## run 1
// IOTDF
module IOTDF( clk, rst, in_en, iot_in, fn_sel, busy, valid, iot_out);
Size: ~7,000 cells after synthesis, roughly 870 flip-flops, roughly 140 I/O pins, roughly 51,000 µm² of cells after synthesis.
Settings: LEC_CHECK=0, ABC_AREA=1, CAP_MARGIN=20, CORE_MARGIN=2, CORE_UTILIZATION=58, GPL_ROUTABILITY_DRIVEN=0, MAX_ROUTING_LAYER=met5, MIN_ROUTING_LAYER=met1, PLACE_DENSITY_LB_ADDON=0.21, SETUP_SLACK_MARGIN=0.08, SLEW_MARGIN=20, TNS_END_PERCENT=20; clock period 3.43 ns.
run.sh (not shown) runs the stock make flow with config.mk's settings and CLKGATE_MAP_FILE=.
Both conditions hold for run 1: the flow ran to the end and the final layout passed the timing, DRC and antenna checks.
--- input diff run 1..run 2 ---
# run 1
export LEC_CHECK = 0
export ABC_AREA = 1
export CAP_MARGIN = 20
export CORE_MARGIN = 2
export CORE_UTILIZATION = 58
export GPL_ROUTABILITY_DRIVEN = 0
export MAX_ROUTING_LAYER = met5
export MIN_ROUTING_LAYER = met1
export PLACE_DENSITY_LB_ADDON = 0.21
export SETUP_SLACK_MARGIN = 0.08
export SLEW_MARGIN = 20
export TNS_END_PERCENT = 20
create_clock -name core_clock -period 3.43 [get_ports {clk}]
# run 2
export LEC_CHECK = 0
export CAP_MARGIN = 20
export CORE_MARGIN = 2
export CORE_UTILIZATION = 58
export SLEW_MARGIN = 20
create_clock -name core_clock -period 2.57 [get_ports {clk}]
Notes after the runs:
- The more densely filled core belongs to run 2, not run 1.
- Looking at critical path depth, run 2 sits 1 higher than run 1 does.
- Run 2 ends up with a placed cell area that is 5.5% higher than in run 1.
- Run 2: complete, dirty (setup timing)
- The run showing the greater total iterations of the first detailed-routing run is run 1.
- Run 1 ended up with reg -> reg as its kind of path behind the tightest hold check; run 2 ended up with in -> async.
- Summary of run 2 over run 1: cell area after layout increased by 6.4% relative to the old numbers; xor-xnor portion of the synthesized cell area rose by 2.1 points.
- Per the comparison of run 2 with run 1, reported net switching power shrank by about 11%, wire length on met3 shrank by about 26%, combinational fraction of design power shrank by 10 points.
diff inputs: run 2 => run 3
# run 2
export LEC_CHECK = 0
export CAP_MARGIN = 20
export CORE_MARGIN = 2
export CORE_UTILIZATION = 58
export SLEW_MARGIN = 20
create_clock -name core_clock -period 2.57 [get_ports {clk}]
# run 3
export LEC_CHECK = 0
export CAP_MARGIN = 20
export CORE_MARGIN = 2
export CORE_UTILIZATION = 52
export SLEW_MARGIN = 20
create_clock -name core_clock -period 4.18 [get_ports {clk}]
Findings:
Going from run 2 to run 3, the sequential power was found to have gone down by about 40%.
NOTE: filler-free cell count of the finished design in run 3 falls short of that of run 2
The final worst slack number comes out lower for run 2 vs run 3.
Run 3 ended with less final count of negative-setup-slack endpoints than run 2.
Run 3 has completed all stages; timing, DRC and antenna checks passed.
Run 3 vs run 2, critical path's slowest cell: sky130_fd_sc_hd__xor2_1 vs sky130_fd_sc_hd__dfrtp_2
Power consumption delta for run 3 relative to run 2: 39% lower
Run 2 → run 3: routed length on met2 shows a reduction of 1.2%; fraction of power consumed by combinational cells shows a reduction of 1.4 points; required time of the critical path shows an increase of 1.63 ns; part of the cycle the worst path needs shows a reduction of 26 points.


Starting RTL as in the previous note.
==> flow/config.mk <==
export PLATFORM = sky130hd
export DESIGN_NAME = IOTDF
export DESIGN_NICKNAME = IOTDF
export VERILOG_FILES = /design/flow/design.v
export SDC_FILE = /design/flow/constraint.sdc
export NUM_CORES = 4
export LEC_CHECK = 0
export ABC_AREA = 1
export CAP_MARGIN = 20
export CORE_MARGIN = 2
export CORE_UTILIZATION = 58
export CTS_CLUSTER_SIZE = 73
export GPL_ROUTABILITY_DRIVEN = 1
export MAX_ROUTING_LAYER = met5
export MIN_ROUTING_LAYER = met1
export PLACE_DENSITY_LB_ADDON = 0.21
export SETUP_SLACK_MARGIN = 0.08
export SLEW_MARGIN = 20
export TNS_END_PERCENT = 20
==> flow/constraint.sdc <==
create_clock -name core_clock -period 3.27 [get_ports {clk}]
set_input_delay 0.6540 -clock core_clock [delete_from_list [all_inputs] [get_ports {clk}]]
set_output_delay 0.6540 -clock core_clock [all_outputs]
set_load 0.01 [all_outputs]
The first run finished with timing, DRC and antenna clean.
Then changed:
- ABC_AREA: 1 -> not set
- CORE_UTILIZATION: 58 -> 9
- CTS_CLUSTER_SIZE: 73 -> not set
- GPL_ROUTABILITY_DRIVEN: 1 -> not set
- MAX_ROUTING_LAYER: met5 -> not set
- MIN_ROUTING_LAYER: met1 -> not set
- PLACE_DENSITY_LB_ADDON: 0.21 -> not set
- SETUP_SLACK_MARGIN: 0.08 -> not set
- TNS_END_PERCENT: 20 -> not set
- clock period: 3.27 -> 6.84 ns (I/O delays scaled with it)
Outcome: The new run went through all stages and came out clean; non-clock buffer count drops by 108; critical path depth decreases by 2; setup slack improved by 1.7 ns; global-route usage came out lower by 38 points.
Then changed:
- CORE_UTILIZATION: 9 -> 10
- clock period: 6.84 -> 7.94 ns (I/O delays scaled with it)
Global-route usage goes up by 0.68 points.
Routed wire length decreases slightly.
First-iteration DRC count barely changes.
Cell count goes down by a few percent.
Sequential share of layout area is higher by 0.67 points.
Setup slack improved by 1.1 ns.
Then changed:
- CORE_UTILIZATION: 10 -> 66
- MAX_ROUTING_LAYER: not set -> met4
- clock period: 7.94 -> 2.94 ns (I/O delays scaled with it)
Power grows to 2.8 times its value.
Critical path depth went up by 1.
Count of clock-buffer cells in the layout drops by 7.
Setup slack is worse by 3.2 ns.
Cell count shrinks by well over a third.


IOTDF again, from the RTL that the note above started with.
Settings: LEC_CHECK=0, ABC_AREA=0, CAP_MARGIN=25, CELL_PAD_IN_SITES_DETAIL_PLACEMENT=1, CORE_MARGIN=2, CORE_UTILIZATION=25, CTS_CLUSTER_DIAMETER=389, GPL_ROUTABILITY_DRIVEN=1, MAX_ROUTING_LAYER=met5, MIN_ROUTING_LAYER=met1, PLACE_DENSITY_LB_ADDON=0.09, SLEW_MARGIN=20, TNS_END_PERCENT=15; clock period 5.51 ns.
Change:
--- a/flow/config.mk
+++ b/flow/config.mk
@@ -7,9 +7,8 @@
 export LEC_CHECK = 0
 export ABC_AREA = 0
-export CAP_MARGIN = 25
+export CAP_MARGIN = 35
 export CELL_PAD_IN_SITES_DETAIL_PLACEMENT = 1
 export CORE_MARGIN = 2
 export CORE_UTILIZATION = 25
-export CTS_CLUSTER_DIAMETER = 389
 export GPL_ROUTABILITY_DRIVEN = 1
 export MAX_ROUTING_LAYER = met5
==> flow/constraint.sdc (replaced) <==
create_clock -name core_clock -period 3.71 [get_ports {clk}]
set_input_delay 0.7420 -clock core_clock [delete_from_list [all_inputs] [get_ports {clk}]]
set_output_delay 0.7420 -clock core_clock [all_outputs]
set_load 0.01 [all_outputs]
Result: The new run finished with timing, DRC and antenna clean. Wire length rises by 1.6%. Design area rises by 3.4%. Critical path depth rises by 2. Power rises by 52%. Setup slack is worse by 1300 ps. Clock skew falls by 5.1 ps. Core utilization rises by 0.98 points. Maximum frequency rises by 14%. Synthesized area does not change.
Change:
==> flow/config.mk (replaced) <==
export PLATFORM = sky130hd
export DESIGN_NAME = IOTDF
export DESIGN_NICKNAME = IOTDF
export VERILOG_FILES = /design/flow/design.v
export SDC_FILE = /design/flow/constraint.sdc
export NUM_CORES = 4
export LEC_CHECK = 0
export ABC_AREA = 1
export CAP_MARGIN = 20
export CORE_MARGIN = 2
export CORE_UTILIZATION = 58
export GPL_ROUTABILITY_DRIVEN = 1
export MAX_ROUTING_LAYER = met5
export MIN_ROUTING_LAYER = met1
export SETUP_SLACK_MARGIN = 0.08
export SLEW_MARGIN = 20
export TNS_END_PERCENT = 20
==> flow/constraint.sdc (replaced) <==
create_clock -name core_clock -period 2.08 [get_ports {clk}]
set_input_delay 0.4160 -clock core_clock [delete_from_list [all_inputs] [get_ports {clk}]]
set_output_delay 0.4160 -clock core_clock [all_outputs]
set_load 0.01 [all_outputs]
After rerunning: Now the flow completed, yet does not pass: setup timing; wire length drops by 0.50%; via count climbs by 31%; utilization climbs by 47 points; die size drops by 55%; final cell count climbs by 5.5%; worst setup slack loses 770 ps.
Change:
--- a/flow/config.mk
+++ b/flow/config.mk
@@ -9,5 +9,6 @@
 export CAP_MARGIN = 20
 export CORE_MARGIN = 2
-export CORE_UTILIZATION = 58
+export CORE_UTILIZATION = 68
+export CTS_CLUSTER_DIAMETER = 359
 export GPL_ROUTABILITY_DRIVEN = 1
 export MAX_ROUTING_LAYER = met5
@@ -15,3 +16,3 @@
 export SETUP_SLACK_MARGIN = 0.08
 export SLEW_MARGIN = 20
-export TNS_END_PERCENT = 20
+export TNS_END_PERCENT = 95
==> flow/constraint.sdc (replaced) <==
create_clock -name core_clock -period 2.62 [get_ports {clk}]
set_input_delay 0.5240 -clock core_clock [delete_from_list [all_inputs] [get_ports {clk}]]
set_output_delay 0.5240 -clock core_clock [all_outputs]
set_load 0.01 [all_outputs]
After rerunning:
- The changed run went through all stages and came out clean
- critical path depth falls by 2
- setup slack gets better by 360 ps
- final area falls by 12%
- cell count falls by 8.2%
- first-iteration DRC count rises by 3.7%
- sequential cell count does not change
- core utilization rises by 1.8 points
- global-route usage rises by 4.9 points
- non-clock buffer count falls by 541


## alpha
IOTDF again, from the RTL that the note above started with.
export LEC_CHECK = 0
export ABC_AREA = 1
export CAP_MARGIN = 20
export CORE_MARGIN = 2
export CORE_UTILIZATION = 66
export GPL_ROUTABILITY_DRIVEN = 1
export MAX_ROUTING_LAYER = met5
export MIN_ROUTING_LAYER = met1
export SETUP_SLACK_MARGIN = 0.08
export SLEW_MARGIN = 20
export TNS_END_PERCENT = 20
create_clock -name core_clock -period 2.1 [get_ports {clk}]
alpha did not finish; the tool stopped in global routing (5_1_grt) with error GRT-0232.
Inputs modified between alpha and beta:
==> flow/config.mk <==
export PLATFORM = sky130hd
export DESIGN_NAME = IOTDF
export DESIGN_NICKNAME = IOTDF
export VERILOG_FILES = /design/flow/design.v
export SDC_FILE = /design/flow/constraint.sdc
export NUM_CORES = 4
export LEC_CHECK = 0
export ABC_AREA = 0
export CAP_MARGIN = 20
export CORE_MARGIN = 2
export CORE_UTILIZATION = 61
export CTS_CLUSTER_SIZE = 73
export GPL_ROUTABILITY_DRIVEN = 1
export MAX_ROUTING_LAYER = met5
export MIN_ROUTING_LAYER = met1
export PLACE_DENSITY_LB_ADDON = 0.21
export SETUP_SLACK_MARGIN = 0.62
export SLEW_MARGIN = 20
export TNS_END_PERCENT = 20
==> flow/constraint.sdc <==
create_clock -name core_clock -period 3.27 [get_ports {clk}]
set_input_delay 0.6540 -clock core_clock [delete_from_list [all_inputs] [get_ports {clk}]]
set_output_delay 0.6540 -clock core_clock [all_outputs]
set_load 0.01 [all_outputs]
--- outcome ---
- beta: synthesized cell count is 1406 lower than what alpha reported.
- Relative to alpha, share of the synthesized netlist area taken by xor and xnor gates has gone up in beta.
- beta: no failed stages, no open violations at the end
- beta: standard-cell row count is 3 higher than what alpha reported.
- Max final RePlAce weighted congestion across alpha and beta: alpha
- Number of different library cells in the post-synthesis netlist grows by more than half when moving from alpha to beta.
- Die size, alpha and beta: smaller value in alpha
- Min die span in y across alpha and beta: alpha
Modified inputs, gamma compared to beta
==> flow/config.mk <==
export PLATFORM = sky130hd
export DESIGN_NAME = IOTDF
export DESIGN_NICKNAME = IOTDF
export VERILOG_FILES = /design/flow/design.v
export SDC_FILE = /design/flow/constraint.sdc
export NUM_CORES = 4
export LEC_CHECK = 0
export CAP_MARGIN = 20
export CORE_MARGIN = 2
export CORE_UTILIZATION = 64
export SLEW_MARGIN = 20
==> flow/constraint.sdc <==
create_clock -name core_clock -period 3.74 [get_ports {clk}]
set_input_delay 0.7480 -clock core_clock [delete_from_list [all_inputs] [get_ports {clk}]]
set_output_delay 0.7480 -clock core_clock [all_outputs]
set_load 0.01 [all_outputs]
--- outcome ---
On overall routed net length, gamma does better than beta.
beta → gamma: synthesis-to-finish area growth shrank by 3.9 points, horizontal die dimension shrank by about 2.3%.
Endpoint arrival time on the critical path for gamma: 400 ps up relative to beta
beta → gamma: worst setup slack -20 ps, proportion of power drawn by the clock network +0.5 points, post-route fraction of the period consumed by the critical path +2.9 points, final cell count -163.


Starting RTL as in the previous note.
## IOTDF
module IOTDF( clk, rst, in_en, iot_in, fn_sel, busy, valid, iot_out);
clock: 2.57 ns
lec_check: 0
cap_margin: 20
core_margin: 2
core_utilization: 70
cts_cluster_diameter: 349
cts_cluster_size: 25
hold_slack_margin: -0.05
max_routing_layer: met4
place_density: 0.64
setup_slack_margin: 0.73
slew_margin: 20
The first run stopped in 5_1_grt.
Then changed:
Settings changed: CTS_CLUSTER_DIAMETER 349 to not set, CTS_CLUSTER_SIZE 25 to 33, HOLD_SLACK_MARGIN -0.05 to not set, PLACE_DENSITY 0.64 to not set, SETUP_SLACK_MARGIN 0.73 to not set.
Clock period 2.57 ns to 2.74 ns, I/O delays scaled along.
With this change the flow ran to the end with violations: negative setup slack.
Die area stays the same.
Synthesized cell count is unchanged.
Area after synthesis is unchanged.
Then changed:
Settings changed: CORE_UTILIZATION 70 to 68, CTS_CLUSTER_SIZE 33 to 37.
Clock period 2.74 ns to 2.38 ns, I/O delays scaled along.
Effect: The changed run did not get past 5_1_grt, error ODB-0269. Area after synthesis is unchanged. Die area goes up by 2.9%. Synthesized cell count is unchanged.
Then changed:
Settings changed: CORE_UTILIZATION 68 to 65, CTS_CLUSTER_SIZE 37 to not set, MAX_ROUTING_LAYER met4 to not set.
Clock period 2.38 ns to 3.93 ns, I/O delays scaled along.
Now the flow finished clean.
Synthesized cell count is unchanged.
Die size rose by 4.5%.
Synthesized area stays the same.
Then changed:
Settings changed: ABC_AREA set to 1, CORE_UTILIZATION 65 to 72, PLACE_DENSITY_LB_ADDON set to 0.02.
Outcome: Synthesized cell count climbs by 25%. Worst setup slack loses 27 ps. Combinational power climbs by 76%. Total power climbs by 25%. Area after synthesis climbs by 3.1%.


== try-raven ==
IOTDF again, from the RTL that the note above started with.
clock: 5.51 ns
lec_check: 0
abc_area: 0
cap_margin: 25
cell_pad_in_sites_detail_placement: 1
core_margin: 6
core_utilization: 39
cts_cluster_diameter: 389
gpl_routability_driven: 1
max_routing_layer: met5
min_routing_layer: met1
place_density: 0.36
slew_margin: 20
tns_end_percent: 15
Input-level comparison between try-willow and try-raven:
diff --git a/flow/config.mk b/flow/config.mk
--- a/flow/config.mk
+++ b/flow/config.mk
@@ -8,6 +8,4 @@
-export ABC_AREA = 0
-export CAP_MARGIN = 25
-export CELL_PAD_IN_SITES_DETAIL_PLACEMENT = 1
-export CORE_MARGIN = 6
-export CORE_UTILIZATION = 39
-export CTS_CLUSTER_DIAMETER = 389
+export ABC_AREA = 1
+export CAP_MARGIN = 20
+export CORE_MARGIN = 4
+export CORE_UTILIZATION = 58
@@ -17 +15 @@
-export PLACE_DENSITY = 0.36
+export SETUP_SLACK_MARGIN = 0.08
@@ -19 +17 @@
-export TNS_END_PERCENT = 15
+export TNS_END_PERCENT = 20
==> flow/constraint.sdc <==
create_clock -name core_clock -period 2.6 [get_ports {clk}]
set_input_delay 0.5200 -clock core_clock [delete_from_list [all_inputs] [get_ports {clk}]]
set_output_delay 0.5200 -clock core_clock [all_outputs]
set_load 0.01 [all_outputs]
Findings:
Per the final summary, try-willow finished and its layout is clean on timing, DRC and antenna.
Summary of the comparison: floorplan row count is lower in try-willow, relative to try-raven.
try-willow ended up with a higher via count than try-raven did.
Part of the power in the clock network (higher): try-raven
Delta(setup clock skew after layout, try-willow - try-raven) < 0
## Diff of input files: try-garnet against try-willow
diff --git a/flow/config.mk b/flow/config.mk
--- a/flow/config.mk
+++ b/flow/config.mk
@@ -8,2 +8,2 @@
-export ABC_AREA = 1
-export CAP_MARGIN = 20
+export ABC_AREA = 0
+export CAP_MARGIN = 35
@@ -11,2 +11,2 @@
-export CORE_UTILIZATION = 58
-export GPL_ROUTABILITY_DRIVEN = 1
+export CORE_UTILIZATION = 25
+export GPL_ROUTABILITY_DRIVEN = 0
@@ -14,0 +15 @@
+export PLACE_DENSITY_LB_ADDON = 0.26
==> flow/constraint.sdc <==
create_clock -name core_clock -period 3.71 [get_ports {clk}]
set_input_delay 0.7420 -clock core_clock [delete_from_list [all_inputs] [get_ports {clk}]]
set_output_delay 0.7420 -clock core_clock [all_outputs]
set_load 0.01 [all_outputs]
Findings:
Compared to try-willow, the routing of try-garnet uses less wire.
try-willow ended up with des_inst.r_reg[16]$_DFFE_PP0P_ as its end point of the critical path; try-garnet ended up with des_inst.r_reg[20]$_DFFE_PP0P_.
Proportion of power drawn by the clock network was lower in try-willow than in try-garnet.
Area added between synthesis and finish: try-garnet vs try-willow up 3.2 points
Summary of try-garnet over try-willow: pin slew with the least headroom to its limit decreased by 7.1 ps relative to the old numbers; post-synthesis share of cell area spent on and, or, nand and nor gates moved down; critical path arrival grew by 820 ps.
Delta (try-garnet minus try-willow): synthesized chip area reported by yosys fell by about 3%; count of instantiated cells in the yosys netlist lower.
try-garnet — smallest setup slack after layout 340 ps higher, try-willow as reference
#### Input delta (try-zinc over try-garnet)
diff --git a/flow/config.mk b/flow/config.mk
--- a/flow/config.mk
+++ b/flow/config.mk
@@ -9,4 +9,4 @@
-export CAP_MARGIN = 35
-export CORE_MARGIN = 4
-export CORE_UTILIZATION = 25
-export GPL_ROUTABILITY_DRIVEN = 0
+export CAP_MARGIN = 20
+export CORE_MARGIN = 2
+export CORE_UTILIZATION = 67
+export GPL_ROUTABILITY_DRIVEN = 1
@@ -15 +15 @@
-export PLACE_DENSITY_LB_ADDON = 0.26
+export PLACE_DENSITY_LB_ADDON = 0.21
==> flow/constraint.sdc <==
create_clock -name core_clock -period 3.43 [get_ports {clk}]
set_input_delay 0.6860 -clock core_clock [delete_from_list [all_inputs] [get_ports {clk}]]
set_output_delay 0.6860 -clock core_clock [all_outputs]
set_load 0.01 [all_outputs]
Looking at maximum achievable frequency, try-zinc sits 1.9% higher than try-garnet does.
Comparing try-zinc and try-garnet, post-synthesis to final-layout area growth is higher on try-garnet.
Summary of try-zinc over try-garnet: clock-buffer cell count moved down; proportion of power drawn by combinational gates went down.
Setup changes, try-zinc to try-quartz
diff --git a/flow/config.mk b/flow/config.mk
--- a/flow/config.mk
+++ b/flow/config.mk
@@ -8 +8 @@
-export ABC_AREA = 0
+export ABC_AREA = 1
@@ -11 +11,2 @@
-export CORE_UTILIZATION = 67
+export CORE_UTILIZATION = 58
+export CTS_CLUSTER_DIAMETER = 359
@@ -15 +15,0 @@
-export PLACE_DENSITY_LB_ADDON = 0.21
==> flow/constraint.sdc <==
create_clock -name core_clock -period 2.1 [get_ports {clk}]
set_input_delay 0.4200 -clock core_clock [delete_from_list [all_inputs] [get_ports {clk}]]
set_output_delay 0.4200 -clock core_clock [all_outputs]
set_load 0.01 [all_outputs]
To summarise try-quartz: no stage aborted, but the layout did not pass its checks, failing on negative setup slack.
Relative to try-zinc, the cell area of try-quartz is higher by 10000 µm².
try-quartz vs. try-zinc: first-pass GRT wire length went up 21%; power after layout went up 51 mW; total power density per cell area went up about 110%.
try-quartz ended up with simple AND/OR/NAND/NOR gates as its main combinational cell family by area after synthesis; try-zinc ended up with AND-OR/OR-AND gates.
Power figures rest on the tool's default switching activity, not on a simulated workload.
